<file path="flow/config.mk">
export PLATFORM = sky130hd
export DESIGN_NAME = clock
export DESIGN_NICKNAME = clock
export VERILOG_FILES = /design/flow/design.v
export SDC_FILE = /design/flow/constraint.sdc
export NUM_CORES = 4
export LEC_CHECK = 0
export CAP_MARGIN = 20
export CORE_MARGIN = 2
export CORE_UTILIZATION = 57
export CTS_CLUSTER_SIZE = 100
export SLEW_MARGIN = 20
</file>
<file path="flow/constraint.sdc">
create_clock -name core_clock -period 9.45 [get_ports {clk}]
set_input_delay 1.8900 -clock core_clock [delete_from_list [all_inputs] [get_ports {clk}]]
set_output_delay 1.8900 -clock core_clock [all_outputs]
set_load 0.01 [all_outputs]
</file>
<file path="flow/design.v">
module clk_div(
    input clk,
    input rst,
    output reg tick_1hz
    );
    parameter CLK_FREQ = 1000; 
    reg [31:0] cnt; 
    always @(posedge clk or posedge rst) begin
        if (rst) begin
            cnt <= 0;
            tick_1hz <= 0;
        end 
        else begin
            if (cnt >= CLK_FREQ - 1) begin
                cnt <= 0;
                tick_1hz <= 1;
            end 
            else begin
                cnt <= cnt + 1;
                tick_1hz <= 0; 
            end
        end
    end
endmodule
module time_counter(
    input clk,
    input rst,
    input tick_1hz,
    input adjust,    
    input up,        
    input up_ten,    
    output reg [3:0] cur_h_ten, cur_h_one,
    output reg [3:0] cur_m_ten, cur_m_one,
    output reg [3:0] cur_s_ten, cur_s_one,
    output reg [1:0] adjust_mode,
    output reg led4, led6, led8
    );
    reg prev_adjust, prev_up, prev_up_ten;
    wire adjust_pulse, up_pulse, up_ten_pulse;
    always @(posedge clk) begin
        prev_adjust <= adjust;
        prev_up     <= up;
        prev_up_ten <= up_ten;
    end
    assign adjust_pulse = adjust & (~prev_adjust);
    assign up_pulse     = up & (~prev_up);
    assign up_ten_pulse = up_ten & (~prev_up_ten);
    always @(posedge clk or posedge rst) begin
        if(rst) adjust_mode <= 0;
        else if(adjust_pulse) begin
            if(adjust_mode >= 3) adjust_mode <= 0;
            else adjust_mode <= adjust_mode + 1;
        end
    end
    always @(*) begin
        case(adjust_mode)
            2'd0: {led4, led6, led8} = 3'b111;  
            2'd1: {led4, led6, led8} = 3'b001;  
            2'd2: {led4, led6, led8} = 3'b010;  
            2'd3: {led4, led6, led8} = 3'b100;  
            default: {led4, led6, led8} = 3'b111;
        endcase
    end
    always @(posedge clk or posedge rst) begin
        if(rst) begin
            {cur_h_ten, cur_h_one} <= 0;
            {cur_m_ten, cur_m_one} <= 0;
            {cur_s_ten, cur_s_one} <= 0;
        end
        else begin
            if(adjust_mode == 0 && tick_1hz) begin
                if(cur_s_one == 9) begin
                    cur_s_one <= 0;
                    if(cur_s_ten == 5) begin
                        cur_s_ten <= 0;
                        if(cur_m_one == 9) begin
                            cur_m_one <= 0;
                            if(cur_m_ten == 5) begin
                                cur_m_ten <= 0;
                                if(cur_h_ten == 2 && cur_h_one == 3) begin
                                    cur_h_ten <= 0; cur_h_one <= 0;
                                end else if(cur_h_one == 9) begin
                                    cur_h_one <= 0; cur_h_ten <= cur_h_ten + 1;
                                end else begin
                                    cur_h_one <= cur_h_one + 1;
                                end
                            end else cur_m_ten <= cur_m_ten + 1;
                        end else cur_m_one <= cur_m_one + 1;
                    end else cur_s_ten <= cur_s_ten + 1;
                end else cur_s_one <= cur_s_one + 1;
            end
            else if(up_pulse) begin
                case(adjust_mode)
                    2'd1: begin  
                        if(cur_s_one == 9) begin
                             cur_s_one <= 0;
                             if(cur_s_ten == 5) cur_s_ten <= 0;
                              else cur_s_ten <= cur_s_ten + 1;
                        end else cur_s_one <= cur_s_one + 1;
                    end
                    2'd2: begin  
                        if(cur_m_one == 9) begin
                             cur_m_one <= 0;
                             if(cur_m_ten == 5) cur_m_ten <= 0; 
                             else cur_m_ten <= cur_m_ten + 1;
                        end else cur_m_one <= cur_m_one + 1;
                    end
                    2'd3: begin  
                        if(cur_h_ten == 2 && cur_h_one == 3) begin
                            cur_h_ten <= 0; cur_h_one <= 0;
                        end else if(cur_h_one == 9) begin
                            cur_h_one <= 0; cur_h_ten <= cur_h_ten + 1;
                        end else begin
                            cur_h_one <= cur_h_one + 1;
                        end
                    end
                endcase
            end
            else if(up_ten_pulse) begin
                case(adjust_mode)
                    2'd1: begin 
                        if(cur_s_ten >= 5) cur_s_ten <= 0;
                        else cur_s_ten <= cur_s_ten + 1;
                    end
                    2'd2: begin 
                        if(cur_m_ten >= 5) cur_m_ten <= 0;
                        else cur_m_ten <= cur_m_ten + 1;
                    end
                    2'd3: begin 
                        if(cur_h_ten == 2) begin
                            cur_h_ten <= 0;
                            cur_h_one <= cur_h_one + 6;
                        end
                        else if(cur_h_ten == 1 && cur_h_one >= 4) begin
                            cur_h_ten <= 0;
                            cur_h_one <= cur_h_one - 4;
                        end
                        else begin
                            cur_h_ten <= cur_h_ten + 1;
                        end
                    end
                endcase
            end
        end
    end
endmodule
module time_converter(
    input [3:0] h_ten, h_one, 
    input world_clock, h24,
    input usa, england, spain,
    output reg [3:0] disp_h_ten, disp_h_one,
    output reg am, pm
    );
    integer k_time;  
    integer w_time;  
    always @(*) begin
        k_time = h_ten * 10 + h_one;
        w_time = k_time; 
        if (world_clock) begin
            if (usa) begin      
                w_time = k_time - 14;
                if (w_time < 0) w_time = w_time + 24; 
            end
            else if (england) begin 
                w_time = k_time - 9;
                if (w_time < 0) w_time = w_time + 24;
            end
            else if (spain) begin   
                w_time = k_time - 8;
                if (w_time < 0) w_time = w_time + 24;
            end
        end
        am = 0; 
        pm = 0;
        if (h24 || world_clock) begin
        end
        else begin
            if (w_time < 12) begin
                am = 1; pm = 0;
                if (w_time == 0) w_time = 12;
            end
            else begin
                am = 0; pm = 1;
                if (w_time > 12) w_time = w_time - 12;
            end
        end
        disp_h_ten = w_time / 10;
        disp_h_one = w_time % 10;
    end
endmodule
module stopwatch(
    input clk, rst,
    input enable_mode, 
    input btn_start,
    input btn_reset,
    output reg [3:0] m_ten, m_one,
    output reg [3:0] s_ten, s_one,
    output reg [3:0] ms_ten, ms_one,
    output reg [3:0] lap_m10, lap_m1,
    output reg [3:0] lap_s10, lap_s1,
    output reg [3:0] lap_ms10, lap_ms1
    );
reg [18:0] cnt_div;
    wire tick_10ms;
    assign tick_10ms = (cnt_div == 10 - 1);
    always @(posedge clk or posedge rst) begin
        if(rst) cnt_div <= 0;
        else if(tick_10ms) cnt_div <= 0;
        else cnt_div <= cnt_div + 1;
    end
    reg prev_start, prev_reset;
    wire start_pulse = btn_start & ~prev_start;
    wire reset_pulse = btn_reset & ~prev_reset;
    always @(posedge clk) begin
        prev_start <= btn_start;
        prev_reset <= btn_reset;
    end
    reg running; 
    always @(posedge clk or posedge rst) begin
        if(rst) begin
            {m_ten, m_one, s_ten, s_one, ms_ten, ms_one} <= 0;
            {lap_m10, lap_m1, lap_s10, lap_s1, lap_ms10, lap_ms1} <= 0;
            running <= 0;
        end
        else if(enable_mode) begin 
            if(start_pulse) begin
                running <= ~running;
                if (running) begin
                    lap_m10 <= m_ten; lap_m1 <= m_one;
                    lap_s10 <= s_ten; lap_s1 <= s_one;
                    lap_ms10 <= ms_ten; lap_ms1 <= ms_one;
                end
            end
            if(reset_pulse) begin
                running <= 0;
                {m_ten, m_one, s_ten, s_one, ms_ten, ms_one} <= 0;
                {lap_m10, lap_m1, lap_s10, lap_s1, lap_ms10, lap_ms1} <= 0;
            end
            if(running && tick_10ms) begin
                if(ms_one == 9) begin
                    ms_one <= 0;
                    if(ms_ten == 9) begin
                        ms_ten <= 0;
                        if(s_one == 9) begin
                            s_one <= 0;
                            if(s_ten == 5) begin
                                s_ten <= 0;
                                if(m_one == 9) begin
                                    m_one <= 0;
                                    if(m_ten == 5) m_ten <= 0;
                                    else m_ten <= m_ten + 1;
                                end else m_one <= m_one + 1;
                            end else s_ten <= s_ten + 1;
                        end else s_one <= s_one + 1;
                    end else ms_ten <= ms_ten + 1;
                end else ms_one <= ms_one + 1;
            end
        end
    end
endmodule
module timer(
    input clk, rst,
    input enable_mode,
    input btn_start,
    input btn_min,
    input btn_sec,
    input btn_clear,
    input btn_stop_alarm,
    output reg [3:0] tm_m10, tm_m1,
    output reg [3:0] tm_s10, tm_s1,
    output reg [3:0] set_m10, set_m1,
    output reg [3:0] set_s10, set_s1,
    output reg alarm_on
    );
    reg [31:0] cnt;
    wire tick_1hz;
    parameter CLK_FREQ = 1000;
    assign tick_1hz = (cnt == CLK_FREQ - 1);
    always @(posedge clk or posedge rst) begin
        if(rst) cnt <= 0;
        else if(cnt >= CLK_FREQ - 1) cnt <= 0; 
        else cnt <= cnt + 1;
    end
    reg prev_start, prev_min, prev_sec, prev_clear, prev_stop;
    wire start_pulse = btn_start & ~prev_start;
    wire min_pulse   = btn_min   & ~prev_min;
    wire sec_pulse   = btn_sec   & ~prev_sec;
    wire clear_pulse = btn_clear & ~prev_clear;
    wire stop_pulse  = btn_stop_alarm & ~prev_stop;
    always @(posedge clk) begin
        prev_start <= btn_start; prev_min <= btn_min; prev_sec <= btn_sec;
        prev_clear <= btn_clear; prev_stop <= btn_stop_alarm;
    end
    reg running; 
    wire is_zero = (tm_m10==0 && tm_m1==0 && tm_s10==0 && tm_s1==0);
    always @(posedge clk or posedge rst) begin
        if(rst) begin
            {tm_m10, tm_m1, tm_s10, tm_s1} <= 0;
            {set_m10, set_m1, set_s10, set_s1} <= 0;
            running <= 0; alarm_on <= 0;
        end
        else if(enable_mode) begin
            if (alarm_on && stop_pulse) begin 
                alarm_on <= 0; 
                running <= 0; 
            end
            else if (clear_pulse) begin
                {tm_m10, tm_m1, tm_s10, tm_s1} <= 0;
                {set_m10, set_m1, set_s10, set_s1} <= 0;
                running <= 0; alarm_on <= 0;
            end
            else if(!running && !alarm_on) begin
                if(min_pulse) begin 
                    if(tm_m1 == 9) begin 
                        tm_m1<=0; tm_m10<=tm_m10+1; 
                        set_m1<=0; set_m10<=set_m10+1; 
                    end 
                    else begin 
                        tm_m1 <= tm_m1 + 1;
                        set_m1 <= set_m1 + 1;          
                    end
                end
                if(sec_pulse) begin 
                    if(tm_s10 == 5) begin
                        tm_s10 <= 0; 
                        set_s10 <= 0;                  
                    end 
                    else begin
                        tm_s10 <= tm_s10 + 1;
                        set_s10 <= set_s10 + 1;        
                    end
                    tm_s1 <= 0; set_s1 <= 0; 
                end
            end
            if(start_pulse && !alarm_on && !is_zero) running <= ~running;
            if(running && tick_1hz) begin
                if(is_zero) begin 
                    running <= 0; 
                    alarm_on <= 1; 
                end
                else begin
                    if(tm_s1 == 0) begin
                        tm_s1 <= 9;
                        if(tm_s10 == 0) begin
                            tm_s10 <= 5;
                            if(tm_m1 == 0) begin
                                tm_m1 <= 9;
                                if(tm_m10 > 0) tm_m10 <= tm_m10 - 1;
                            end else tm_m1 <= tm_m1 - 1;
                        end else tm_s10 <= tm_s10 - 1;
                    end else tm_s1 <= tm_s1 - 1;
                end
            end
        end
        else begin 
            alarm_on <= 0; 
            running <= 0; 
        end
    end
endmodule
module alarm(
    input clk, rst,
    input enable_set,
    input btn_min,
    input btn_hour,
    input btn_stop,
    input btn_toggle,
    input btn_clear,
    input [3:0] cur_h_ten, cur_h_one,
    input [3:0] cur_m_ten, cur_m_one,
    input [3:0] cur_s_ten, cur_s_one,
    output reg [3:0] al_h_ten, al_h_one,
    output reg [3:0] al_m_ten, al_m_one,
    output reg alarm_trigger, 
    output reg alarm_enabled  
    );
    reg prev_min, prev_hour, prev_stop, prev_toggle, prev_clear;
    wire min_pulse    = btn_min    & ~prev_min;
    wire hour_pulse   = btn_hour   & ~prev_hour;
    wire stop_pulse   = btn_stop   & ~prev_stop;
    wire toggle_pulse = btn_toggle & ~prev_toggle;
    wire clear_pulse  = btn_clear  & ~prev_clear;
    always @(posedge clk) begin
        prev_min    <= btn_min;
        prev_hour   <= btn_hour;
        prev_stop   <= btn_stop;
        prev_toggle <= btn_toggle;
        prev_clear  <= btn_clear;
    end
    always @(posedge clk or posedge rst) begin
        if(rst) begin
            {al_h_ten, al_h_one, al_m_ten, al_m_one} <= 0;
            alarm_enabled <= 0; 
        end
        else begin
            if (toggle_pulse) alarm_enabled <= ~alarm_enabled;
            if(enable_set) begin
                if(clear_pulse) begin
                    {al_h_ten, al_h_one, al_m_ten, al_m_one} <= 0;
                end
                if(min_pulse) begin 
                    if(al_m_one == 9) begin al_m_one <= 0;
                    if(al_m_ten == 5) al_m_ten <= 0; 
                    else al_m_ten <= al_m_ten + 1; end 
                    else al_m_one <= al_m_one + 1;
                end
                if(hour_pulse) begin 
                     if(al_h_ten == 2 && al_h_one == 3) begin al_h_ten <= 0;
                     al_h_one <= 0; end 
                     else if(al_h_one == 9) begin al_h_one <= 0;
                     al_h_ten <= al_h_ten + 1; end 
                     else al_h_one <= al_h_one + 1;
                end
            end
        end
    end
    reg is_ringing; 
    always @(posedge clk or posedge rst) begin
        if (rst) is_ringing <= 0;
        else begin
            if (!alarm_enabled || (is_ringing && stop_pulse)) is_ringing <= 0;
            else if (alarm_enabled && !enable_set && !is_ringing) begin
                if ({cur_h_ten, cur_h_one, cur_m_ten, cur_m_one} == {al_h_ten, al_h_one, al_m_ten, al_m_one} &&
                    cur_s_ten == 0 && cur_s_one == 0) is_ringing <= 1; 
            end
        end
    end
    always @(*) alarm_trigger = is_ringing;
endmodule
module display_controller(
    input clk,
    input rst, 
    input [3:0] h_ten, h_one, 
    input [3:0] m_ten, m_one, 
    input [3:0] s_ten, s_one,
    input world_clock, use_alarm,
    input usa, england, spain,
    output reg [7:0] seg_com,  
    output reg [7:0] seg_data, 
    output reg [7:0] seg7
    );
    reg [19:0] seg_clk_div;
    wire seg_scan_clk;
    assign seg_scan_clk = seg_clk_div[1]; 
    always @(posedge clk or posedge rst) begin
        if (rst) seg_clk_div <= 0;
        else seg_clk_div <= seg_clk_div + 1;
    end
    reg [2:0] seg_scan_cnt;
    wire seg_scan_en = (seg_clk_div[1:0] == 2'b01);
    always @(posedge clk or posedge rst) begin
        if (rst) seg_scan_cnt <= 0;
        else if (seg_scan_en) begin
            if (seg_scan_cnt == 5) seg_scan_cnt <= 0;
            else seg_scan_cnt <= seg_scan_cnt + 1;
        end
    end
    reg [3:0] current_digit;
    always @(*) begin
        seg_data = 8'b1111_1111; 
        case (seg_scan_cnt)
            3'd0: begin
                seg_com = 8'b1101_1111; 
                current_digit = h_ten;
            end
            3'd1: begin
                seg_com = 8'b1110_1111;
                current_digit = h_one;
            end
            3'd2: begin
                seg_com = 8'b1111_0111;
                current_digit = m_ten;
            end
            3'd3: begin
                seg_com = 8'b1111_1011; 
                current_digit = m_one;
            end
            3'd4: begin
                seg_com = 8'b1111_1101; 
                current_digit = s_ten;
            end
            3'd5: begin
                seg_com = 8'b1111_1110; 
                current_digit = s_one;
            end
            default: begin
                seg_com = 8'b1111_1111;
                current_digit = 4'd0;
            end
        endcase
        case (current_digit)
            4'h0: seg_data[6:0] = ~7'b100_0000;
            4'h1: seg_data[6:0] = ~7'b111_1001;
            4'h2: seg_data[6:0] = ~7'b010_0100;
            4'h3: seg_data[6:0] = ~7'b011_0000;
            4'h4: seg_data[6:0] = ~7'b001_1001;
            4'h5: seg_data[6:0] = ~7'b001_0010;
            4'h6: seg_data[6:0] = ~7'b000_0010;
            4'h7: seg_data[6:0] = ~7'b111_1000;
            4'h8: seg_data[6:0] = ~7'b000_0000;
            4'h9: seg_data[6:0] = ~7'b001_0000;
            default: seg_data[6:0] = 7'b000_0000;
        endcase
        if (seg_scan_cnt == 3'd1 || seg_scan_cnt == 3'd3) 
             seg_data[7] = 1'b1;
        else 
             seg_data[7] = 1'b0;
    end 
    always @(posedge clk or posedge rst) begin
        if(rst) seg7 <= 8'b0000_0000; 
        else begin
            if(world_clock) begin
                if(usa)      
                    seg7 <= 8'b0011_1110; 
                else if(england) 
                    seg7 <= 8'b0111_1001; 
                else if(spain)   
                    seg7 <= 8'b0110_1101; 
                else 
                    seg7 <= 8'b0000_0000; 
            end
            else 
                seg7 <= 8'b0000_0000;
        end
    end
endmodule
module lcd_controller(
    input clk, rst,     
    input h24, world_clock,
    input sw_stopwatch, sw_timer, sw_alarm_set,
    input alarm_enabled,
    input usa, england, spain, 
    input [3:0] stp_m10, stp_m1, stp_s10, stp_s1, stp_ms10, stp_ms1,
    input [3:0] set_m10, set_m1, set_s10, set_s1,
    input [3:0] al_h10, al_h1, al_m10, al_m1,
    output reg LCD_RS, LCD_RW, LCD_E,
    output reg [7:0] LCD_DATA
    );
    reg [31:0] lcd_clk_div;
    wire lcd_tick;
    assign lcd_tick = (lcd_clk_div == 3 - 1);
    always @(posedge clk or posedge rst) begin
        if (rst) lcd_clk_div <= 0;
        else if (lcd_tick) lcd_clk_div <= 0;
        else lcd_clk_div <= lcd_clk_div + 1;
    end
    always @(posedge clk or posedge rst) begin
        if (rst) LCD_E <= 0;
        else if (lcd_clk_div < 1) LCD_E <= 1; 
        else LCD_E <= 0;
    end
    reg [7:0] lcd_state;
    reg [7:0] lcd_data_reg;
    reg lcd_rs_reg;
    reg [4:0] char_idx; 
    always @(posedge clk or posedge rst) begin
        if (rst) begin
            lcd_state <= 0;
            LCD_RW <= 0; LCD_RS <= 0; LCD_DATA <= 8'h00;
            char_idx <= 0;
            lcd_rs_reg <= 0; lcd_data_reg <= 8'h00;
        end 
        else begin
            if (lcd_tick) begin 
                case (lcd_state)
                    0:  begin lcd_rs_reg <= 0; lcd_data_reg <= 8'h38; lcd_state <= 1; end 
                    1:  begin lcd_state <= 2; end 
                    2:  begin lcd_rs_reg <= 0; lcd_data_reg <= 8'h38; lcd_state <= 3; end 
                    3:  begin lcd_state <= 4; end
                    4:  begin lcd_rs_reg <= 0; lcd_data_reg <= 8'h0C; lcd_state <= 5; end 
                    5:  begin lcd_state <= 6; end
                    6:  begin lcd_rs_reg <= 0; lcd_data_reg <= 8'h01; lcd_state <= 7; end 
                    7:  begin lcd_state <= 8; end
                    8:  begin lcd_rs_reg <= 0; lcd_data_reg <= 8'h06; lcd_state <= 9; end 
                    9:  begin lcd_state <= 10; end
                    10: begin lcd_rs_reg <= 0; lcd_data_reg <= 8'h80; char_idx <= 0; lcd_state <= 11; end 
                    11: begin 
                        lcd_rs_reg <= 1;
                        if (sw_stopwatch) begin
                            case(char_idx)
                                0: lcd_data_reg <= "M"; 1: lcd_data_reg <= "O"; 2: lcd_data_reg <= "D"; 3: lcd_data_reg <= "E";
                                4: lcd_data_reg <= " "; 5: lcd_data_reg <= ":"; 6: lcd_data_reg <= " ";
                                7: lcd_data_reg <= "S"; 8: lcd_data_reg <= "T"; 9: lcd_data_reg <= "O"; 10: lcd_data_reg <= "P"; 
                                11: lcd_data_reg <= "W"; 12: lcd_data_reg <= "A"; 13: lcd_data_reg <= "T"; 14: lcd_data_reg <= "C"; 15: lcd_data_reg <= "H";
                            endcase
                        end
                        else if (sw_timer) begin
                            case(char_idx)
                                0: lcd_data_reg <= "M"; 1: lcd_data_reg <= "O"; 2: lcd_data_reg <= "D"; 3: lcd_data_reg <= "E";
                                4: lcd_data_reg <= " "; 5: lcd_data_reg <= ":"; 6: lcd_data_reg <= " ";
                                7: lcd_data_reg <= "T"; 8: lcd_data_reg <= "I"; 9: lcd_data_reg <= "M"; 10: lcd_data_reg <= "E"; 
                                11: lcd_data_reg <= "R"; 12: lcd_data_reg <= " "; 13: lcd_data_reg <= " "; 14: lcd_data_reg <= " "; 15: lcd_data_reg <= " ";
                            endcase
                        end
                        else if (sw_alarm_set) begin
                            case(char_idx)
                                0: lcd_data_reg <= "A"; 1: lcd_data_reg <= "L"; 2: lcd_data_reg <= "A"; 3: lcd_data_reg <= "R"; 
                                4: lcd_data_reg <= "M"; 5: lcd_data_reg <= " "; 6: lcd_data_reg <= "S"; 7: lcd_data_reg <= "E"; 
                                8: lcd_data_reg <= "T"; 9: lcd_data_reg <= " "; 10: lcd_data_reg <= ":"; 11: lcd_data_reg <= " "; 
                                12: lcd_data_reg <= (alarm_enabled) ? "O" : "O";
                                13: lcd_data_reg <= (alarm_enabled) ? "N" : "F";
                                14: lcd_data_reg <= (alarm_enabled) ? " " : "F";
                                15: lcd_data_reg <= " ";
                            endcase
                        end
                        else begin
                            case(char_idx)
                                0: lcd_data_reg <= "M"; 1: lcd_data_reg <= "O"; 2: lcd_data_reg <= "D"; 3: lcd_data_reg <= "E";
                                4: lcd_data_reg <= " "; 5: lcd_data_reg <= ":"; 6: lcd_data_reg <= " ";
                                7: lcd_data_reg <= (h24) ? "2" : "1";
                                8: lcd_data_reg <= (h24) ? "4" : "2"; 
                                9: lcd_data_reg <= "H"; 
                                10: lcd_data_reg <= " "; 11: lcd_data_reg <= "T"; 12: lcd_data_reg <= "Y"; 13: lcd_data_reg <= "P"; 14: lcd_data_reg <= "E"; 15: lcd_data_reg <= " ";
                            endcase
                        end
                        if(char_idx < 15) char_idx <= char_idx + 1;
                        else lcd_state <= 12;
                    end
                    12: begin lcd_rs_reg <= 0; lcd_data_reg <= 8'hC0; char_idx <= 0; lcd_state <= 13; end 
                    13: begin
                        lcd_rs_reg <= 1;
                        if (sw_stopwatch) begin
                            case(char_idx)
                                0: lcd_data_reg <= "L"; 1: lcd_data_reg <= "A"; 2: lcd_data_reg <= "P"; 
                                3: lcd_data_reg <= " "; 4: lcd_data_reg <= ":"; 5: lcd_data_reg <= " ";
                                6: lcd_data_reg <= stp_m10 + "0"; 7: lcd_data_reg <= stp_m1 + "0";
                                8: lcd_data_reg <= ":";  
                                9: lcd_data_reg <= stp_s10 + "0"; 10: lcd_data_reg <= stp_s1 + "0";
                                11: lcd_data_reg <= ":";  
                                12: lcd_data_reg <= stp_ms10 + "0"; 13: lcd_data_reg <= stp_ms1 + "0";
                                14: lcd_data_reg <= " "; 15: lcd_data_reg <= " ";
                            endcase
                        end
                        else if (sw_timer) begin
                            case(char_idx)
                                0: lcd_data_reg <= "S"; 1: lcd_data_reg <= "E"; 2: lcd_data_reg <= "T"; 
                                3: lcd_data_reg <= " "; 4: lcd_data_reg <= ":"; 5: lcd_data_reg <= " ";
                                6: lcd_data_reg <= set_m10 + "0"; 7: lcd_data_reg <= set_m1 + "0";
                                8: lcd_data_reg <= ":";
                                9: lcd_data_reg <= set_s10 + "0"; 10: lcd_data_reg <= set_s1 + "0";
                                default: lcd_data_reg <= " "; 
                            endcase
                        end
                        else if (sw_alarm_set) begin
                            case(char_idx)
                                0: lcd_data_reg <= "T"; 1: lcd_data_reg <= "I"; 2: lcd_data_reg <= "M"; 3: lcd_data_reg <= "E"; 
                                4: lcd_data_reg <= " "; 5: lcd_data_reg <= ":"; 6: lcd_data_reg <= " ";
                                7: lcd_data_reg <= al_h10 + "0"; 8: lcd_data_reg <= al_h1 + "0";
                                9: lcd_data_reg <= ":";
                                10: lcd_data_reg <= al_m10 + "0"; 11: lcd_data_reg <= al_m1 + "0";
                                default: lcd_data_reg <= " ";
                            endcase
                        end
                        else begin
                            case(char_idx)
                                0: lcd_data_reg <= "Z"; 1: lcd_data_reg <= "O"; 2: lcd_data_reg <= "N"; 3: lcd_data_reg <= "E";
                                4: lcd_data_reg <= " "; 5: lcd_data_reg <= ":"; 6: lcd_data_reg <= " ";
                                default: begin
                                    if (world_clock && usa) begin
                                        case(char_idx)
                                            7: lcd_data_reg <= "U"; 8: lcd_data_reg <= "S"; 9: lcd_data_reg <= "A"; 10: lcd_data_reg <= " "; 
                                            11: lcd_data_reg <= "("; 12: lcd_data_reg <= "N"; 13: lcd_data_reg <= "Y"; 14: lcd_data_reg <= ")"; 15: lcd_data_reg <= " ";
                                        endcase
                                    end
                                    else if (world_clock && england) begin
                                        case(char_idx)
                                            7: lcd_data_reg <= "U"; 8: lcd_data_reg <= "K"; 9: lcd_data_reg <= " "; 10: lcd_data_reg <= "("; 
                                            11: lcd_data_reg <= "L"; 12: lcd_data_reg <= "O"; 13: lcd_data_reg <= "N"; 14: lcd_data_reg <= ")"; 15: lcd_data_reg <= " ";
                                        endcase
                                    end
                                    else if (world_clock && spain) begin
                                        case(char_idx)
                                            7: lcd_data_reg <= "S"; 8: lcd_data_reg <= "P"; 9: lcd_data_reg <= "A"; 10: lcd_data_reg <= "I"; 
                                            11: lcd_data_reg <= "N"; 12: lcd_data_reg <= " "; 13: lcd_data_reg <= " "; 14: lcd_data_reg <= " "; 15: lcd_data_reg <= " ";
                                        endcase
                                    end
                                    else begin
                                        case(char_idx)
                                            7: lcd_data_reg <= "K"; 8: lcd_data_reg <= "O"; 9: lcd_data_reg <= "R"; 10: lcd_data_reg <= "E"; 
                                            11: lcd_data_reg <= "A"; 12: lcd_data_reg <= " "; 13: lcd_data_reg <= " "; 14: lcd_data_reg <= " "; 15: lcd_data_reg <= " ";
                                        endcase
                                    end
                                end
                            endcase
                        end
                        if(char_idx < 15) char_idx <= char_idx + 1; 
                        else lcd_state <= 14; 
                    end
                    14: begin lcd_rs_reg <= 0; lcd_data_reg <= 8'h02; lcd_state <= 15; end 
                    15: begin lcd_state <= 10; end 
                    default: lcd_state <= 0;
                endcase
                LCD_RS <= lcd_rs_reg;
                LCD_DATA <= lcd_data_reg;
                LCD_RW <= 0; 
            end
        end
    end
endmodule
module clock(
    input clk,
    input rst,
    input adjust, up, up_ten,
    input h24, world_clock,
    input usa, england, spain,
    input sw_stopwatch,
    input sw_timer,
    input sw_alarm_set,
    input btn_stp_start,
    input btn_stp_reset,
    input btn_alarm_toggle,
    input btn_alarm_stop,
    output [7:0] seg_data, seg_com, seg7,
    output am, pm,
    output led4, led6, led8, 
    output LCD_RS, LCD_RW, LCD_E,
    output [7:0] LCD_DATA,
    output [3:0] rgb_r,
    output piezo_out 
    );
    wire tick_1hz;
    wire [1:0] adjust_mode;
    wire [3:0] cur_h_ten, cur_h_one, cur_m_ten, cur_m_one, cur_s_ten, cur_s_one;
    wire [3:0] disp_h_ten, disp_h_one; 
    wire [3:0] stp_m10, stp_m1, stp_s10, stp_s1, stp_ms10, stp_ms1;
    wire [3:0] stp_run_m10, stp_run_m1, stp_run_s10, stp_run_s1, stp_run_ms10, stp_run_ms1;
    wire [3:0] stp_lap_m10, stp_lap_m1, stp_lap_s10, stp_lap_s1, stp_lap_ms10, stp_lap_ms1;
    wire [3:0] tm_m10, tm_m1, tm_s10, tm_s1;
    wire [3:0] tm_set_m10, tm_set_m1, tm_set_s10, tm_set_s1;
    wire timer_alarm_on; 
    wire [3:0] al_h10, al_h1, al_m10, al_m1;
    wire real_alarm_trig; 
    wire alarm_is_on;     
    reg [3:0] final_h_ten, final_h_one, final_m_ten, final_m_one, final_s_ten, final_s_one;
    clk_div u_clk_div( .clk(clk), .rst(rst), .tick_1hz(tick_1hz) );
    time_counter u_counter(
        .clk(clk), .rst(rst), .tick_1hz(tick_1hz),
        .adjust( adjust & ~sw_stopwatch & ~sw_timer & ~sw_alarm_set ), 
        .up(     up     & ~sw_stopwatch & ~sw_timer & ~sw_alarm_set ), 
        .up_ten( up_ten & ~sw_stopwatch & ~sw_timer & ~sw_alarm_set ),
        .cur_h_ten(cur_h_ten), .cur_h_one(cur_h_one),
        .cur_m_ten(cur_m_ten), .cur_m_one(cur_m_one),
        .cur_s_ten(cur_s_ten), .cur_s_one(cur_s_one),
        .adjust_mode(adjust_mode),
        .led4(led4), .led6(led6), .led8(led8) 
    );
    time_converter u_converter(
        .h_ten(cur_h_ten), .h_one(cur_h_one),
        .world_clock(world_clock), .h24(h24),
        .usa(usa), .england(england), .spain(spain),
        .disp_h_ten(disp_h_ten), .disp_h_one(disp_h_one),
        .am(am), .pm(pm)
    );
    stopwatch u_stopwatch(
        .clk(clk), .rst(rst),
        .enable_mode(sw_stopwatch),
        .btn_start(btn_stp_start), .btn_reset(btn_stp_reset),
        .m_ten(stp_run_m10), .m_one(stp_run_m1),
        .s_ten(stp_run_s10), .s_one(stp_run_s1),
        .ms_ten(stp_run_ms10), .ms_one(stp_run_ms1),
        .lap_m10(stp_lap_m10), .lap_m1(stp_lap_m1),
        .lap_s10(stp_lap_s10), .lap_s1(stp_lap_s1),
        .lap_ms10(stp_lap_ms10), .lap_ms1(stp_lap_ms1)
    );
   timer u_timer(
        .clk(clk), .rst(rst),
        .enable_mode(sw_timer),
        .btn_start(adjust),
        .btn_min(up_ten),
        .btn_sec(up),
        .btn_clear(btn_stp_reset),
        .btn_stop_alarm(btn_alarm_stop),
        .tm_m10(tm_m10), .tm_m1(tm_m1), 
        .tm_s10(tm_s10), .tm_s1(tm_s1),
        .set_m10(tm_set_m10), .set_m1(tm_set_m1), 
        .set_s10(tm_set_s10),
        .set_s1(tm_set_s1),
        .alarm_on(timer_alarm_on)
    );
    alarm u_alarm(
        .clk(clk), .rst(rst),
        .enable_set(sw_alarm_set), 
        .btn_min(up),              
        .btn_hour(up_ten),         
        .btn_stop(btn_alarm_stop),     
        .btn_toggle(btn_alarm_toggle), 
        .btn_clear(btn_stp_reset),     
        .cur_h_ten(cur_h_ten), .cur_h_one(cur_h_one),
        .cur_m_ten(cur_m_ten), .cur_m_one(cur_m_one),
        .cur_s_ten(cur_s_ten), .cur_s_one(cur_s_one),
        .al_h_ten(al_h10), .al_h_one(al_h1),
        .al_m_ten(al_m10), .al_m_one(al_m1),
        .alarm_trigger(real_alarm_trig),
        .alarm_enabled(alarm_is_on) 
    );
    always @(*) begin
        if (sw_stopwatch) begin 
            final_h_ten = stp_run_m10;  final_h_one = stp_run_m1;
            final_m_ten = stp_run_s10;  final_m_one = stp_run_s1;
            final_s_ten = stp_run_ms10; final_s_one = stp_run_ms1;
        end
        else if (sw_timer) begin
            final_h_ten = 0;        final_h_one = 0;
            final_m_ten = tm_m10;   final_m_one = tm_m1;
            final_s_ten = tm_s10;   final_s_one = tm_s1;
        end
        else if (sw_alarm_set) begin
            final_h_ten = al_h10;   final_h_one = al_h1; 
            final_m_ten = al_m10;   final_m_one = al_m1;
            final_s_ten = 0;        final_s_one = 0;
        end
        else begin
            final_h_ten = disp_h_ten; final_h_one = disp_h_one;
            final_m_ten = cur_m_ten;  final_m_one = cur_m_one;
            final_s_ten = cur_s_ten;  final_s_one = cur_s_one;
        end
    end
    reg [15:0] piezo_cnt;
    reg piezo_wave;
    always @(posedge clk or posedge rst) begin
        if(rst) begin piezo_cnt <= 0; piezo_wave <= 0; end
        else begin
            piezo_wave <= ~piezo_wave; 
        end
    end
    assign piezo_out = (timer_alarm_on | real_alarm_trig) ? piezo_wave : 1'b0;
    reg [8:0] blink_cnt; 
    always @(posedge clk or posedge rst) begin
        if(rst) blink_cnt <= 0; else blink_cnt <= blink_cnt + 1;
    end
    wire blink_sig = blink_cnt[8]; 
    wire blink_red = (timer_alarm_on | real_alarm_trig) ? blink_sig : 1'b0; 
    assign rgb_r = {blink_red, blink_red, blink_red, blink_red}; 
    display_controller u_display(
        .clk(clk), .rst(rst),
        .h_ten(final_h_ten), .h_one(final_h_one),
        .m_ten(final_m_ten), .m_one(final_m_one),
        .s_ten(final_s_ten), .s_one(final_s_one),
        .world_clock(world_clock), .use_alarm(1'b0),
        .usa(usa), .england(england), .spain(spain),
        .seg_com(seg_com), .seg_data(seg_data), .seg7(seg7)
    );
    lcd_controller u_lcd(
        .clk(clk), .rst(rst),
        .h24(h24), .world_clock(world_clock),
        .sw_stopwatch(sw_stopwatch),
        .sw_timer(sw_timer),
        .sw_alarm_set(sw_alarm_set), 
        .alarm_enabled(alarm_is_on), 
        .usa(usa), .england(england), .spain(spain),
        .stp_m10(stp_lap_m10), .stp_m1(stp_lap_m1),
        .stp_s10(stp_lap_s10), .stp_s1(stp_lap_s1),
        .stp_ms10(stp_lap_ms10), .stp_ms1(stp_lap_ms1),
        .set_m10(tm_set_m10), .set_m1(tm_set_m1),
        .set_s10(tm_set_s10), .set_s1(tm_set_s1),
        .al_h10(al_h10), .al_h1(al_h1),
        .al_m10(al_m10), .al_m1(al_m1),
        .LCD_RS(LCD_RS), .LCD_RW(LCD_RW),
        .LCD_E(LCD_E), .LCD_DATA(LCD_DATA)
    );
endmodule
</file>
<file path="flow/run.sh">
#!/bin/bash
# the make line also repeats each setting of config.mk as NAME=value (left out here)
make -C /OpenROAD-flow-scripts/flow DESIGN_CONFIG=/design/flow/config.mk WORK_HOME=/design/flow/orfs CLKGATE_MAP_FILE= finish
</file>
==> results of run 1 <==
[metal layers]
metal,vias to the layer above,global-route usage,part of all wire
met2,919,0.536,0.46
met3,225,0.0598,0.077
met5,-,0,0
li1,9695,-,-
met1,9917,0.444,0.42
met4,0,0.138,0.041
[per-stage QoR]
| stage | setup TNS [ps] | area, um^2 | cells | hold slack [ps] |
|---|---|---|---|---|
| 6_report | -16030 | 26300 | 3335 | 400 |
| 5_1_grt | -19190 | 26300 | 3335 | 412 |
| 4_1_cts | -16480 | 26000 | 3327 | 401 |
| 3_5_place_dp | -16860 | 24400 | 3239 | 394 |
| 3_3_place_gp | -15820 | 24400 | 3239 | 395 |
| 2_1_floorplan | -11720 | 21600 | 2539 | 383 |
[area by class of cell]
cell class / instances / area [um^2]
multi-input cells: 2015 / 13400
inverters: 87 / 330
repair buffers: 393 / 3130
well taps: 468 / 586
fillers: 2788 / 10200
clock buffers: 47 / 991
flip-flops and latches: 309 / 7690
clock inverters: 16 / 223
[timing repair]
item	4_1_cts	5_1_grt
pin swaps	48	33
setup endpoints to repair	7	7
buffers inserted	25	7
gates resized	63	57
==> results.yml, run 1 <==
# physical design summary
routing:
  post_drt_via_cell_ratio: 6.22
  drt_wl_total_um: 64000
  antennaDiodeCount: 0
  dr.pass1.iters: 8
  ant_nets: 0
  vias: 20800
  drt-initial-drc-count: 2029
  drc_errors: 0
  routedWlPerCell_um: 19.2
logic_synthesis:
  synth_area_per_cell_um2: 8.45
  yosysSeqAreaShare: 0.365
  synthDistinctLibCells: 116
  netlist.area_leader.share: 0.354
  ys_area_um2: 21100
  synth_adder_area_share: 0.0511
  yosys.area_share.simple: 0.233
  numSynthFlops: 309
  syn_inst: 2493
  top_cell: "nand2_1"
  compound_area_frac: 0.215
  netlist_logic_family_top: "simple AND/OR/NAND/NOR gates"
  xor_share: 0.0628
  ys_cells: 2493
  yosysWarnings: 9
  ff_type: "dfrtp_1"
  synth.cell_area_um2: 21100
  ys_top_cells_by_count: "343 x nand2_1, 298 x dfrtp_1, 211 x nor2_1, 181 x o21ai_0, 125 x a21oi_1"
  mux_share: 0.0316
  top_area_cell: "dfrtp_1"
  edf_count: 0
  topCellsByArea: "dfrtp_1 35%, nand2_1 6.1%, ha_1 4.9%"
  async_reset_ff_frac: 0.968
cells_and_area:
  nets: 2942
  fin_util: 0.721
  areaGrowthSynthToFinish_pct: 25.0
job:
  drv_cap: 0
  warnings: 68
die:
  die-width_um: 196
  boundaryPins: 62
  die.size.y_um: 196
  initCoreUtil: 0.577
  die_area_um2: 38500
  core_um2: 36500
  fp-row-count: 70
clocking:
  cts_buffers: 35
  clk_path_buf_depth: 3
  cts_root_buffer: "clkbuf_16"
  cts_tree: "done"
  clkTransAtPathRegs_ps: 70
  cts_sinks: 309
  htreeDepth: 2
  clock_latency_ps: 560
  cts_hold_buf: 0
worst_setup_path:
  r2r-end: "u_lcd.lcd_data_reg[3]"
  r2r_setup_slack_ps: 4570
  crit_top_cell: "ha_4"
  cp.arrival_ps: 9950
  endpoint: "seg_data[3]"
  crit_buf_inv: 8
  cp_slowest_cell: "fa_2"
  cp_max_fo: 6
  max_stage_delay_ps: 560
  path_depth: 44
  reg2reg_from: "u_lcd.char_idx[1]"
  path_class: "reg2out"
  worstSetupEndpointType: "output pin"
  start_kind: "flop"
  crit_start: "u_counter.cur_h_ten[1]"
  required_ps: 7560
  crit_family: "AND-OR/OR-AND gates"
  r2r_cells: 13
global_routing:
  grt_pass1_vias: 20000
  grt_overflow: 0
  grtUsageTotal: 0.332
  grt_max_degree: 181
  antenna_found_initial: 0
  grt_pass1_wl_um: 103000
final_timing:
  fin_crit_sh: 1.25
  relSlewSlack: 0.138
  finalClockSkew_ps: 21.2
  layout_setup_ws_ps: -2390
  fmax_mhz: 84.4
  worstMarginPinSlew_ps: 1280
  drv_slew: 0
  finalHoldViolCount: 0
  grt_setup_unrepaired: "true"
  period_needed_ps: 11840
  setup_viol: 7
min_path:
  hold_class: "reg2reg"
  min_from: "piezo_wave"
  min_path_cells: 1
  hold_end: "piezo_wave"
placement:
  place.gp.congestion: 1.02
  dp_hpwl_um: 46600
  place_ws_ps: -2490
  port_buffers: 57
run_status:
  violations: "setup timing"
  status: "finished with violations"
==> run 2: changes to the inputs <==
Settings changed: CAP_MARGIN 20 to 30, CELL_PAD_IN_SITES_DETAIL_PLACEMENT from default to 2, CELL_PAD_IN_SITES_GLOBAL_PLACEMENT from default to 1, CORE_ASPECT_RATIO from default to 0.52, CORE_MARGIN 2 to 4, CORE_UTILIZATION 57 to 30, CTS_CLUSTER_SIZE 100 to 51, GPL_TIMING_DRIVEN from default to 0, HOLD_SLACK_MARGIN from default to 0.12, MAX_ROUTING_LAYER from default to met4, MIN_ROUTING_LAYER from default to met2, PLACE_DENSITY_LB_ADDON from default to 0.03.
Clock period 9.45 ns to 11.7 ns, I/O delays scaled along.
==> results.yml, run 2 <==
# physical design summary
logic_synthesis:
  mux_share: 0.0316
  xor_share: 0.0628
  syn_inst: 2493
  yosysSeqAreaShare: 0.365
  yosys.area_share.simple: 0.233
  synthDistinctLibCells: 116
  synth.cell_area_um2: 21100
  synth_adder_area_share: 0.0511
  ys_top_cells_by_count: "343 x nand2_1, 298 x dfrtp_1, 211 x nor2_1, 181 x o21ai_0, 125 x a21oi_1"
  synth_area_per_cell_um2: 8.45
  edf_count: 0
  ys_cells: 2493
  ff_type: "dfrtp_1"
  topCellsByArea: "dfrtp_1 35%, nand2_1 6.1%, ha_1 4.9%"
  netlist_logic_family_top: "simple AND/OR/NAND/NOR gates"
  yosysWarnings: 9
  numSynthFlops: 309
  top_cell: "nand2_1"
  async_reset_ff_frac: 0.968
  compound_area_frac: 0.215
  top_area_cell: "dfrtp_1"
  ys_area_um2: 21100
  netlist.area_leader.share: 0.354
worst_setup_path:
  max_stage_delay_ps: 530
  r2r_cells: 14
  crit_buf_inv: 9
  reg2reg_from: "u_lcd.char_idx[3]"
  cp_max_fo: 6
  endpoint: "seg_data[3]"
  r2r_setup_slack_ps: 5940
  start_kind: "flop"
  crit_start: "u_counter.cur_h_ten[3]"
  crit_top_cell: "ha_4"
  worstSetupEndpointType: "output pin"
  cp.arrival_ps: 10900
  path_depth: 48
  required_ps: 9360
  r2r-end: "u_lcd.lcd_data_reg[1]"
  cp_slowest_cell: "or3_4"
  path_class: "reg2out"
  crit_family: "AND-OR/OR-AND gates"
job:
  warnings: 68
  drv_cap: 0
clocking:
  clock_latency_ps: 630
  clkTransAtPathRegs_ps: 90
  cts_sinks: 309
  htreeDepth: 2
  cts_tree: "done"
  cts_buffers: 34
  cts_root_buffer: "clkbuf_16"
  clk_path_buf_depth: 3
run_status:
  status: "finished with violations"
  violations: "setup timing"
final_timing:
  drv_slew: 0
  fin_tns_setup_ps: -10040
  setup_viol: 7
  finalHoldViolCount: 0
  worstMarginPinSlew_ps: 1110
  fin_crit_sh: 1.13
  fmax_mhz: 75.5
  layout_setup_ws_ps: -1540
  period_needed_ps: 13240
  finalClockSkew_ps: 39.0
  grt_setup_unrepaired: "true"
  relSlewSlack: 0.259
cells_and_area:
  seqCellArea_um2: 7690
  areaGrowthSynthToFinish_pct: 25.8
  nets: 2855
  num-fill-cells: 7635
  mi_logic_area_um2: 13800
routing:
  ant_nets: 0
  drt-initial-drc-count: 4297
  vias: 29100
  routedWlPerCell_um: 28.2
  post_drt_via_cell_ratio: 7.82
  drt_wl_total_um: 105000
  drc_errors: 0
  dr.pass1.iters: 7
global_routing:
  met2_usage: 0.458
  grt_max_degree: 102
  grt_overflow: 0
  antenna_found_initial: 1
  busiest_layer: "met3"
  grt_pass1_wl_um: 159000
  grt_pass1_vias: 34700
  grtUsageMet1: 0
  grtUsageTotal: 0.453
  met3_usage: 0.657
min_path:
  hold_class: "reg2reg"
  hold_end: "u_display.seg_clk_div[0]"
  min_path_cells: 1
  min_from: "u_display.seg_clk_div[0]"
die:
  die-width_um: 375
  core_um2: 68900
  boundaryPins: 62
  die.size.y_um: 199
  initCoreUtil: 0.306
  die_area_um2: 74700
  fp-row-count: 69
placement:
  place.gp.congestion: 1.02
  dp_hpwl_um: 71800
  port_buffers: 53
run 2: final cells by class:
type | instances | share of cell area
Clock inverter | 17 | 0.00732
Tap cell | 923 | 0.0436
Buffer | 126 | 0.0253
Timing Repair Buffer | 181 | 0.0604
Clock buffer | 45 | 0.0364
Multi-Input combinational cell | 2015 | 0.522
Sequential cell | 309 | 0.290
Inverter | 87 | 0.0131
Antenna cell | 17 | 0.00161
run 2: layer usage:
layer	part of all wire	wire (um)
met5	0	0
met4	0.064	6750
met3	0.49	51300
met2	0.45	46700
met1	0	0
run 2: stage by stage:
stage | util | area, um^2 | worst slack [ps] | std cells | hold slack [ps]
detailed placement | 0.340 | 23400 | -3860 | 3528 | 433
global placement | 0.337 | 23200 | -4350 | 3515 | 394
global route | 0.384 | 26500 | -1970 | 3708 | 456
CTS | 0.377 | 26000 | -1090 | 3675 | 442
finish | 0.385 | 26500 | -1540 | 3720 | 442
floorplan | - | 21600 | -110 | 2539 | 383
run 2: repair_timing:
item / 4_1_cts / 5_1_grt
resized: 199 / 39
setup buffers: 87 / 17
hold buffers: 0 / 0
endpoints found under the setup margin: 7 / 7
pin swaps: 67 / 28
==> run 3: changes to the inputs <==
Settings changed: CAP_MARGIN 30 to 20, CELL_PAD_IN_SITES_DETAIL_PLACEMENT 2 to default, CELL_PAD_IN_SITES_GLOBAL_PLACEMENT 1 to default, CORE_ASPECT_RATIO 0.52 to default, CORE_MARGIN 4 to 2, CORE_UTILIZATION 30 to 14, CTS_CLUSTER_SIZE 51 to default, GPL_TIMING_DRIVEN 0 to default, HOLD_SLACK_MARGIN 0.12 to default, MAX_ROUTING_LAYER met4 to default, MIN_ROUTING_LAYER met2 to default, PLACE_DENSITY_LB_ADDON 0.03 to default.
Clock period 11.7 ns to 23.6 ns, I/O delays scaled along.
==> results.yml, run 3 <==
# physical design summary
routing:
  drt-initial-drc-count: 1904
  vias: 18900
  drt_wl_total_um: 65600
  ant_nets: 0
  dr.pass1.iters: 6
  drc_errors: 0
  post_drt_via_cell_ratio: 4.14
  routedWlPerCell_um: 14.3
worst_setup_path:
  cp.arrival_ps: 15040
  required_ps: 18880
  r2r_cells: 15
  max_stage_delay_ps: 910
  crit_start: "usa"
  cp_max_fo: 18
  endpoint: "seg_data[3]"
  crit_family: "AND-OR/OR-AND gates"
  r2r_setup_slack_ps: 18780
  cp_slowest_cell: "clkdlybuf4s50_1"
  crit_buf_inv: 5
  worstSetupEndpointType: "output pin"
  crit_top_cell: "ha_1"
  path_class: "in2out"
  path_depth: 38
  reg2reg_from: "u_lcd.char_idx[2]"
  start_kind: "input port"
  r2r-end: "u_lcd.lcd_data_reg[0]"
clocking:
  clk_path_buf_depth: 3
  postCtsSetupBuffers: 0
  htreeDepth: 2
  cts_root_buffer: "clkbuf_16"
  clock_latency_ps: 560
  cts_buffers: 36
  cts_hold_buf: 0
  cts_sinks: 309
  cts_resized: 0
  cts_tree: "done"
  clkTransAtPathRegs_ps: 60
final_timing:
  fin_tns_setup_ps: 0
  finalHoldViolCount: 0
  grt_setup_unrepaired: "false"
  relSlewSlack: 0.284
  timing.hold.ws_ps: 401
  period_needed_ps: 19760
  fin_crit_sh: 0.837
  finalClockSkew_ps: 21.5
  fmax_mhz: 50.6
  drv_slew: 0
  worstMarginPinSlew_ps: 1060
  setup_viol: 0
logic_synthesis:
  netlist.area_leader.share: 0.354
  ys_top_cells_by_count: "343 x nand2_1, 298 x dfrtp_1, 211 x nor2_1, 181 x o21ai_0, 125 x a21oi_1"
  async_reset_ff_frac: 0.968
  top_cell: "nand2_1"
  ff_type: "dfrtp_1"
  xor_share: 0.0628
  topCellsByArea: "dfrtp_1 35%, nand2_1 6.1%, ha_1 4.9%"
  edf_count: 0
  synth_area_per_cell_um2: 8.45
  synthDistinctLibCells: 116
  compound_area_frac: 0.215
  yosysSeqAreaShare: 0.365
  yosysWarnings: 9
  netlist_logic_family_top: "simple AND/OR/NAND/NOR gates"
  synth.cell_area_um2: 21100
  mux_share: 0.0316
  yosys.area_share.simple: 0.233
  top_area_cell: "dfrtp_1"
  ys_area_um2: 21100
  synth_adder_area_share: 0.0511
  ys_cells: 2493
  syn_inst: 2493
  numSynthFlops: 309
min_path:
  hold_class: "reg2reg"
  min_from: "piezo_wave"
  hold_end: "piezo_wave"
  min_path_cells: 1
placement:
  dp_hpwl_um: 48300
  place.gp.congestion: 0.938
  port_buffers: 57
die:
  boundaryPins: 62
  die-width_um: 392
  die.size.y_um: 392
  fp-row-count: 142
  initCoreUtil: 0.141
  core_um2: 150000
  die_area_um2: 154000
global_routing:
  grtUsageTotal: 0.0835
  antenna_found_initial: 4
  grt_pass1_vias: 18000
  grt_pass1_wl_um: 103000
  grt_max_degree: 179
  grt_overflow: 0
job:
  drv_cap: 0
  warnings: 67
run_status:
  status: "no timing/DRC/antenna violations"
cells_and_area:
  nets: 2633
  num-fill-cells: 16800
  areaGrowthSynthToFinish_pct: 19.8
[run 3: layout make-up]
| cell class | count | area, um^2 | share of cell area |
|---|---|---|---|
| antenna | 2 | 5.00 | 0.000198 |
| clock buffer | 52 | 1050 | 0.0417 |
| clock inverter | 13 | 183 | 0.00724 |
| inverter | 87 | 334 | 0.0132 |
| multi-input combinational | 2015 | 12700 | 0.503 |
| sequential | 309 | 7680 | 0.305 |
| tap | 2016 | 2520 | 0.100 |
| timing repair buffer | 83 | 763 | 0.0303 |
[run 3: per-stage QoR]
stage | util | setup WS, ps | cell area [um^2] | std cells
2_1_floorplan | - | 6180 | 21200 | 2539
3_3_place_gp | 0.160 | 4030 | 24000 | 4509
3_5_place_dp | 0.160 | 3910 | 24000 | 4510
4_1_cts | 0.169 | 3880 | 25200 | 4575
5_1_grt | 0.169 | 3030 | 25200 | 4575
6_report | 0.169 | 3840 | 25200 | 4577
[run 3: per-layer routing]
layer  global-route usage  up-vias  wire [um]
met2                0.131      625      29100
li1                     -     9075          -
met5                    0        -          9
met1                0.115     9114      30400
met4               0.0251        2       1870
met3               0.0159      132       4220
==> run 4: changes to the inputs <==
Settings changed: ABC_AREA from default to 1, CORE_ASPECT_RATIO from default to 0.88, CORE_UTILIZATION 14 to 72, CTS_CLUSTER_DIAMETER from default to 255, CTS_CLUSTER_SIZE from default to 17, GPL_ROUTABILITY_DRIVEN from default to 1, HOLD_SLACK_MARGIN from default to -0.07, PLACE_DENSITY_LB_ADDON from default to 0.28, SETUP_SLACK_MARGIN from default to 1.5.
Clock period 23.6 ns to 13.5 ns, I/O delays scaled along.
==> results.yml, run 4 <==
# physical design summary
run_status:
  status: "no timing/DRC/antenna violations"
die:
  die_area_um2: 30600
  boundaryPins: 62
  fp-row-count: 58
  core_um2: 28700
  die.size.y_um: 164
  die-width_um: 186
  initCoreUtil: 0.734
global_routing:
  grtUsageMet1: 0.570
  grt_max_degree: 145
  grtUsageTotal: 0.445
  grt_pass1_vias: 22000
  grt_pass1_wl_um: 109000
  met3_usage: 0.111
  grt_overflow: 0
  antenna_found_initial: 2
  met2_usage: 0.716
  busiest_layer: "met2"
routing:
  drt-initial-drc-count: 4049
  drc_errors: 0
  dr.pass1.iters: 20
  post_drt_via_cell_ratio: 6.64
  drt_wl_total_um: 71900
  ant_nets: 0
  routedWlPerCell_um: 20.2
  vias: 23700
final_timing:
  relSlewSlack: 0.168
  period_needed_ps: 12810
  finalHoldViolCount: 0
  fmax_mhz: 78.1
  grt_setup_unrepaired: "true"
  layout_setup_ws_ps: 689
  drv_slew: 0
  worstMarginPinSlew_ps: 1240
  fin_crit_sh: 0.949
  finalClockSkew_ps: 36.8
  setup_viol: 0
min_path:
  hold_end: "u_display.seg_clk_div[0]"
  min_from: "u_display.seg_clk_div[0]"
  hold_class: "reg2reg"
  min_path_cells: 1
logic_synthesis:
  topCellsByArea: "dfrtp_1 35%, nand2_1 10%, inv_1 8.5%"
  xor_share: 0.0274
  ys_top_cells_by_count: "582 x nand2_1, 476 x inv_1, 311 x nor2_1, 298 x dfrtp_1, 239 x nand3_1"
  top_cell: "nand2_1"
  edf_count: 0
  syn_inst: 2940
  mux_share: 0.000476
  numSynthFlops: 309
  synthDistinctLibCells: 71
  synth_adder_area_share: 0.0507
  yosys.area_share.simple: 0.306
  compound_area_frac: 0.146
  synth_area_per_cell_um2: 7.15
  ys_cells: 2940
  yosysSeqAreaShare: 0.365
  netlist_logic_family_top: "simple AND/OR/NAND/NOR gates"
  ff_type: "dfrtp_1"
  async_reset_ff_frac: 0.968
  netlist.area_leader.share: 0.355
  yosysWarnings: 9
  top_area_cell: "dfrtp_1"
  synth.cell_area_um2: 21000
  ys_area_um2: 21000
worst_setup_path:
  r2r_setup_slack_ps: 8780
  reg2reg_from: "u_lcd.char_idx[1]"
  r2r_cells: 20
  path_class: "reg2out"
  required_ps: 10800
  r2r-end: "u_lcd.lcd_data_reg[0]"
  crit_top_cell: "nand2_4"
  cp_slowest_cell: "fa_1"
  start_kind: "flop"
  worstSetupEndpointType: "output pin"
  cp_max_fo: 6
  max_stage_delay_ps: 480
  cp.arrival_ps: 10110
  endpoint: "seg_data[3]"
  crit_start: "u_counter.cur_h_ten[1]"
  crit_family: "simple AND/OR/NAND/NOR gates"
  path_depth: 80
  crit_buf_inv: 21
job:
  warnings: 67
  drv_cap: 0
clocking:
  clk_path_buf_depth: 3
  cts_buffers: 22
  cts_sinks: 309
  cts_tree: "done"
  clkTransAtPathRegs_ps: 90
  clock_latency_ps: 570
  cts_root_buffer: "clkbuf_16"
  htreeDepth: 1
placement:
  port_buffers: 57
  place.gp.congestion: 1.09
  dp_hpwl_um: 45400
  place_ws_ps: -330
cells_and_area:
  nets: 3255
  areaGrowthSynthToFinish_pct: 17.6
## run 4: area by class of cell
cell class	count	area, um^2
Inverter	497	1890
Multi-Input combinational cell	2113	12300
Antenna cell	2	5.00
Tap cell	390	488
Sequential cell	309	7690
Clock buffer	38	611
Fill cell	1522	3930
Timing Repair Buffer	211	1760
Clock inverter	2	46.3
## run 4: per-layer routing
metal	vias up	wire length (um)	share of wire
li1	10100	-	-
met1	10900	25500	0.36
met2	2096	31900	0.44
met3	570	9740	0.14
met4	0	4680	0.065
met5	-	0	0
## run 4: what timing repair did
| item | CTS | global route |
|---|---|---|
| pin swaps | 77 | 58 |
| gates resized | 208 | 83 |
| setup buffers | 78 | 35 |
| setup endpoints to repair | 7 | 7 |
| hold buffers | 0 | 0 |
## run 4: metrics by stage
stage	TNS, ps	instance area, um^2	cells	hold WS (ps)	util
CTS	0	24000	3523	436	0.839
finish	0	24700	3562	430	0.863
floorplan	0	21200	2986	382	-
detailed placement	-1250	22300	3405	396	0.776
global route	0	24700	3562	439	0.863
global placement	0	22300	3405	394	0.776
==> run 5: changes to the inputs <==
Settings changed: ABC_AREA 1 to default, CAP_MARGIN 20 to 10, CORE_ASPECT_RATIO 0.88 to default, CTS_CLUSTER_DIAMETER 255 to 27, CTS_CLUSTER_SIZE 17 to 43, GPL_ROUTABILITY_DRIVEN 1 to default, HOLD_SLACK_MARGIN -0.07 to default, PLACE_DENSITY from default to 0.35, PLACE_DENSITY_LB_ADDON 0.28 to default, SETUP_SLACK_MARGIN 1.5 to 3.45.
Clock period 13.5 ns to 11.7 ns, I/O delays scaled along.
==> results.yml, run 5 <==
# implementation run metrics
die:
  die_area_um2: 30600
  die-width_um: 175
  boundaryPins: 62
  initCoreUtil: 0.732
  fp-row-count: 62
  die.size.y_um: 175
  core_um2: 28800
logic_synthesis:
  ys_cells: 2493
  synth_adder_area_share: 0.0511
  compound_area_frac: 0.215
  yosys.area_share.simple: 0.233
  synthDistinctLibCells: 116
  top_area_cell: "dfrtp_1"
  mux_share: 0.0316
  yosysSeqAreaShare: 0.365
  xor_share: 0.0628
  numSynthFlops: 309
  syn_inst: 2493
  ys_top_cells_by_count: "343 x nand2_1, 298 x dfrtp_1, 211 x nor2_1, 181 x o21ai_0, 125 x a21oi_1"
  async_reset_ff_frac: 0.968
  netlist_logic_family_top: "simple AND/OR/NAND/NOR gates"
  edf_count: 0
  synth.cell_area_um2: 21100
  top_cell: "nand2_1"
  ys_area_um2: 21100
  yosysWarnings: 9
  netlist.area_leader.share: 0.354
  topCellsByArea: "dfrtp_1 35%, nand2_1 6.1%, ha_1 4.9%"
  synth_area_per_cell_um2: 8.45
  ff_type: "dfrtp_1"
clocking:
  htreeDepth: 3
  cts_sinks: 309
  cts_buffers: 69
  clk_path_buf_depth: 3
  cts_hold_buf: 0
  cts_root_buffer: "clkbuf_16"
run_status:
  error_line: "[ERROR GRT-0232] Routing congestion too high. Check the congestion heatmap in the GUI."
  status: "stopped before the end"
  outcome.stop_stage: "global routing"
placement:
  dpl_cell_area_um2: 23900
  place.gp.congestion: 1.09
  dp_cells: 3101
  dp_hpwl_um: 46700
  port_buffers: 57
global_routing:
  grtUsageTotal: 0.776
  grt_overflow: 85
## run 5: stage by stage
stage,TNS [ps],hold WS [ps],setup slack [ps]
2_1_floorplan,-110,383,-110
3_3_place_gp,-5770,393,-929
3_5_place_dp,-8110,404,-1230
4_1_cts,-4340,406,-732
## run 5: repair_timing
| item | in CTS |
|---|---|
| setup endpoints to repair | 7 |
| gates resized | 68 |
| pin swaps | 36 |
| endpoints found under the hold margin | 0 |
| setup buffers | 22 |
## run 5: per-layer routing
| layer | overflow | GRT usage |
|---|---|---|
| met5 | 0 | 0.346 |
| met4 | 47 | 0.737 |
| met3 | 5 | 0.630 |
| met2 | 31 | 0.932 |
| met1 | 2 | 0.790 |
==> run 6: changes to the inputs <==
Settings changed: ABC_AREA from default to 1, CAP_MARGIN 10 to 20, CORE_ASPECT_RATIO from default to 0.88, CTS_CLUSTER_DIAMETER 27 to 255, CTS_CLUSTER_SIZE 43 to 17, GPL_ROUTABILITY_DRIVEN from default to 1, HOLD_SLACK_MARGIN from default to -0.07, PLACE_DENSITY 0.35 to default, PLACE_DENSITY_LB_ADDON from default to 0.28, SETUP_SLACK_MARGIN 3.45 to -1.03.
Clock period 11.7 ns to 10.3 ns, I/O delays scaled along.
==> results.yml, run 6 <==
# physical design summary
run_status:
  status: "finished with violations"
  violations: "setup timing"
routing:
  drt_wl_total_um: 80100
  ant_nets: 0
  drt-initial-drc-count: 4916
  dr.pass1.iters: 23
  post_drt_via_cell_ratio: 6.82
  vias: 25100
  drc_errors: 0
  routedWlPerCell_um: 21.8
final_timing:
  period_needed_ps: 12190
  fmax_mhz: 82.0
  drv_slew: 0
  grt_setup_unrepaired: "true"
  finalHoldViolCount: 0
  finalClockSkew_ps: 36.2
  worstMarginPinSlew_ps: 1090
  fin_tns_setup_ps: -13020
  layout_setup_ws_ps: -1890
  fin_crit_sh: 1.18
  setup_viol: 7
  relSlewSlack: 0.268
worst_setup_path:
  max_stage_delay_ps: 610
  path_class: "reg2out"
  path_depth: 75
  crit_buf_inv: 15
  r2r_cells: 20
  reg2reg_from: "u_lcd.char_idx[1]"
  worstSetupEndpointType: "output pin"
  endpoint: "seg_data[6]"
  crit_start: "u_counter.cur_h_ten[3]"
  r2r-end: "u_lcd.lcd_data_reg[0]"
  crit_family: "simple AND/OR/NAND/NOR gates"
  cp_max_fo: 6
  required_ps: 8240
  start_kind: "flop"
  cp_slowest_cell: "fa_2"
  crit_top_cell: "nand2_4"
  cp.arrival_ps: 10130
  r2r_setup_slack_ps: 5650
die:
  fp-row-count: 58
  boundaryPins: 62
  die_area_um2: 30600
  die-width_um: 186
  core_um2: 28700
  initCoreUtil: 0.734
  die.size.y_um: 164
logic_synthesis:
  top_area_cell: "dfrtp_1"
  ys_top_cells_by_count: "582 x nand2_1, 476 x inv_1, 311 x nor2_1, 298 x dfrtp_1, 239 x nand3_1"
  synthDistinctLibCells: 71
  xor_share: 0.0274
  ys_cells: 2940
  edf_count: 0
  yosysSeqAreaShare: 0.365
  ff_type: "dfrtp_1"
  netlist_logic_family_top: "simple AND/OR/NAND/NOR gates"
  numSynthFlops: 309
  synth_area_per_cell_um2: 7.15
  synth_adder_area_share: 0.0507
  yosys.area_share.simple: 0.306
  compound_area_frac: 0.146
  mux_share: 0.000476
  yosysWarnings: 9
  netlist.area_leader.share: 0.355
  ys_area_um2: 21000
  syn_inst: 2940
  async_reset_ff_frac: 0.968
  topCellsByArea: "dfrtp_1 35%, nand2_1 10%, inv_1 8.5%"
  top_cell: "nand2_1"
  synth.cell_area_um2: 21000
job:
  drv_cap: 0
  warnings: 66
min_path:
  hold_end: "piezo_wave"
  hold_class: "reg2reg"
  min_from: "piezo_wave"
  min_path_cells: 1
cells_and_area:
  fin_util: 0.895
  stdcell_count: 3673
  num-fill-cells: 1318
  areaGrowthSynthToFinish_pct: 22.0
  nets: 3367
global_routing:
  grtUsageTotal: 0.488
  grt_max_degree: 204
  antenna_found_initial: 1
  grt_overflow: 0
  grt_pass1_vias: 23700
  grt_pass1_wl_um: 118000
clocking:
  clk_path_buf_depth: 3
  cts_tree: "done"
  cts_sinks: 309
  cts_root_buffer: "clkbuf_16"
  clock_latency_ps: 570
  htreeDepth: 1
  clkTransAtPathRegs_ps: 80
  cts_buffers: 22
placement:
  dp_hpwl_um: 49300
  dp_cells: 3595
  port_buffers: 57
  place.gp.congestion: 1.04
==> run 6: per-stage QoR <==
stage | area [um^2] | hold WS, ps | worst slack [ps]
floorplan | 21200 | 382 | -623
global placement | 23700 | 395 | -1440
detailed placement | 23700 | 401 | -1870
CTS | 25000 | 417 | -1060
global route | 25700 | 435 | -2440
finish | 25700 | 421 | -1890
==> run 6: what timing repair did <==
item                       4_1_cts  5_1_grt
setup endpoints to repair        7        7
buffers inserted                36       18
hold buffers                     0        0
resized                        140      131
pin swaps                       66       96
==> run 6: final cells by class <==
class | count | area (um^2) | area share
sequential | 309 | 7680 | 0.299
tap | 390 | 488 | 0.0190
inverter | 497 | 1900 | 0.0739
clock inverter | 2 | 46.3 | 0.00180
antenna | 1 | 2.50 | 0.0000975
multi-input combinational | 2113 | 12300 | 0.481
timing repair buffer | 323 | 2600 | 0.101
clock buffer | 38 | 611 | 0.0238
==> run 6: routing by layer <==
layer / global-route usage / wire length, um
met1: 0.588 / 26200
met2: 0.778 / 35200
met3: 0.157 / 11700
met4: 0.273 / 6930
met5: 0 / 0
